==> run a <==
Design Classic_Pong_Top, start of the top module:
module Classic_Pong_Top (
    input clk_i,
    input rst_i,
    input UART_RX_i,
    input sw1_i,
    input sw2_i,
    input sw3_i,
    input sw4_i,
    output VGA_Hsync_o,
    output VGA_Vsync_o,
    output VGA_Red_0_o,
    output VGA_Red_1_o,
    output VGA_Red_2_o,
    output VGA_Grn_0_o,
    output VGA_Grn_1_o,
    output VGA_Grn_2_o,
    output VGA_Blu_0_o,
    output VGA_Blu_1_o,
    output VGA_Blu_2_o
);
clock: 12.2 ns
lec_check: 0
abc_area: 1
cap_margin: 15
core_margin: 2
core_utilization: 65
cts_cluster_diameter: 285
place_density: 0.6
slew_margin: 20
run.sh (not shown) runs the stock make flow with config.mk's settings and CLKGATE_MAP_FILE=.
==> inputs of run b, as changes to run a <==
CAP_MARGIN = 20   (was 15)
CORE_UTILIZATION = 72   (was 65)
CTS_CLUSTER_DIAMETER = default   (was 285)
PLACE_DENSITY = default   (was 0.6)
PLACE_DENSITY_LB_ADDON = 0.08   (was default)
==> flow/constraint.sdc (replaced) <==
create_clock -name core_clock -period 5.31 [get_ports {clk_i}]
set_input_delay 1.0620 -clock core_clock [delete_from_list [all_inputs] [get_ports {clk_i}]]
set_output_delay 1.0620 -clock core_clock [all_outputs]
set_load 0.01 [all_outputs]
==> inputs of run c, as changes to run a <==
ABC_AREA = default   (was 1)
CAP_MARGIN = 20   (was 15)
CORE_UTILIZATION = 40   (was 65)
CTS_CLUSTER_DIAMETER = default   (was 285)
==> flow/constraint.sdc (replaced) <==
create_clock -name core_clock -period 40.0 [get_ports {clk_i}]
set_input_delay 8.0000 -clock core_clock [delete_from_list [all_inputs] [get_ports {clk_i}]]
set_output_delay 8.0000 -clock core_clock [all_outputs]
set_load 0.01 [all_outputs]
==> comparison <==
Core utilization: run c < run a < run b.
Against run a, the register-to-register slack of run b is lower by 6900 ps.
Final cell count: run c < run b < run a.
The total power of run b is 7.5 times that of run c.
Of run a and run c, run a has the higher global-route usage (gap 12 points).
Between run a and run b, the lower wire length is in run a (gap about 4%, measured against run b).
In sequential power, run a is at 3.3 times the value of run c.
The highest clock power belongs to run b, the lowest to run c.

==> 12-15 <==
Starting RTL as in the previous note.
export LEC_CHECK = 0
export ABC_AREA = 1
export CAP_MARGIN = 35
export CORE_MARGIN = 2
export CORE_UTILIZATION = 72
export CTS_CLUSTER_DIAMETER = 368
export CTS_CLUSTER_SIZE = 15
export GPL_ROUTABILITY_DRIVEN = 0
export PLACE_DENSITY_LB_ADDON = 0.02
export SETUP_SLACK_MARGIN = -0.14
export SLEW_MARGIN = 20
create_clock -name core_clock -period 5.31 [get_ports {clk_i}]
==> inputs of 04-20, as changes to 12-15 <==
- ABC_AREA: 1 -> not set
- CAP_MARGIN: 35 -> 20
- CORE_UTILIZATION: 72 -> 66
- CTS_CLUSTER_DIAMETER: 368 -> not set
- CTS_CLUSTER_SIZE: 15 -> not set
- GPL_ROUTABILITY_DRIVEN: 0 -> not set
- PLACE_DENSITY_LB_ADDON: 0.02 -> not set
- SETUP_SLACK_MARGIN: -0.14 -> not set
==> flow/constraint.sdc (replaced) <==
create_clock -name core_clock -period 10.9 [get_ports {clk_i}]
set_input_delay 2.1800 -clock core_clock [delete_from_list [all_inputs] [get_ports {clk_i}]]
set_output_delay 2.1800 -clock core_clock [all_outputs]
set_load 0.01 [all_outputs]
==> run notes <==
The flow ran to the end and the layout has no timing, DRC or antenna violations. In the Yosys stats the netlist draws on 67 distinct library cells. For the final core utilization, the log shows 0.728. The tools report the wire length of the first global-routing pass as 54.5 mm. The peak ir drop on the vdd network is 0.129 mV, and the met2 wirelength from detailed routing is 14.7 mm.

Data on the critical path arrives at its endpoint at 1580 ps. Entering global routing, the biggest net connects 48 pins. Per the placement report, the placed cell count is 2146.

The slew at the pin closest to its max-slew limit works out to 980 ps. The chip occupies 25500 µm². For this run, combinational gates with multiple inputs come to 1413.

Layout net count: 1971. The clock reaches the later pin of the worst-skew pair after 500 ps. The relative area of clock buffers and inverters in the final design came out at 0.0656. The type of element capturing the critical path was an output pin.

For this block, the via count after detailed routing is 12553. The run gives 12005 for the number of global-route vias before repair.
The numbers above come from 04-20.

==> run notes <==
The flow ran to the end and the layout has no timing, DRC or antenna violations. Entering global routing, the biggest net connects 57 pins. Yosys mapped the design onto 63 distinct sky130hd cell types. The relative area of clock buffers and inverters in the final design came out at 0.0343.

The power drawn by the combinational cells is 94.7 µW, and the slew at the pin closest to its max-slew limit is 760 ps. The number of global-route vias before repair was 15618; the wire length of the first global-routing pass was 68.3 mm. The critical path's most frequent cell was sky130_fd_sc_hd__nand2_1.

The tools report the met2 wirelength from detailed routing as 18.9 mm. The tools report the final core utilization as 0.775. Count of placed standard cells including taps: 2842. After the last flow step, the layout net total stands at 2656. Number of multi-input combinational cells in the layout: 1831. The run gives 0.226 mV for the peak ir drop on the vdd network. After floorplanning, the die was sized to cover 26100 µm².

The type of element capturing the critical path was a flip-flop.
The numbers above come from 12-15.

Power is estimated from default activity; no workload was simulated.
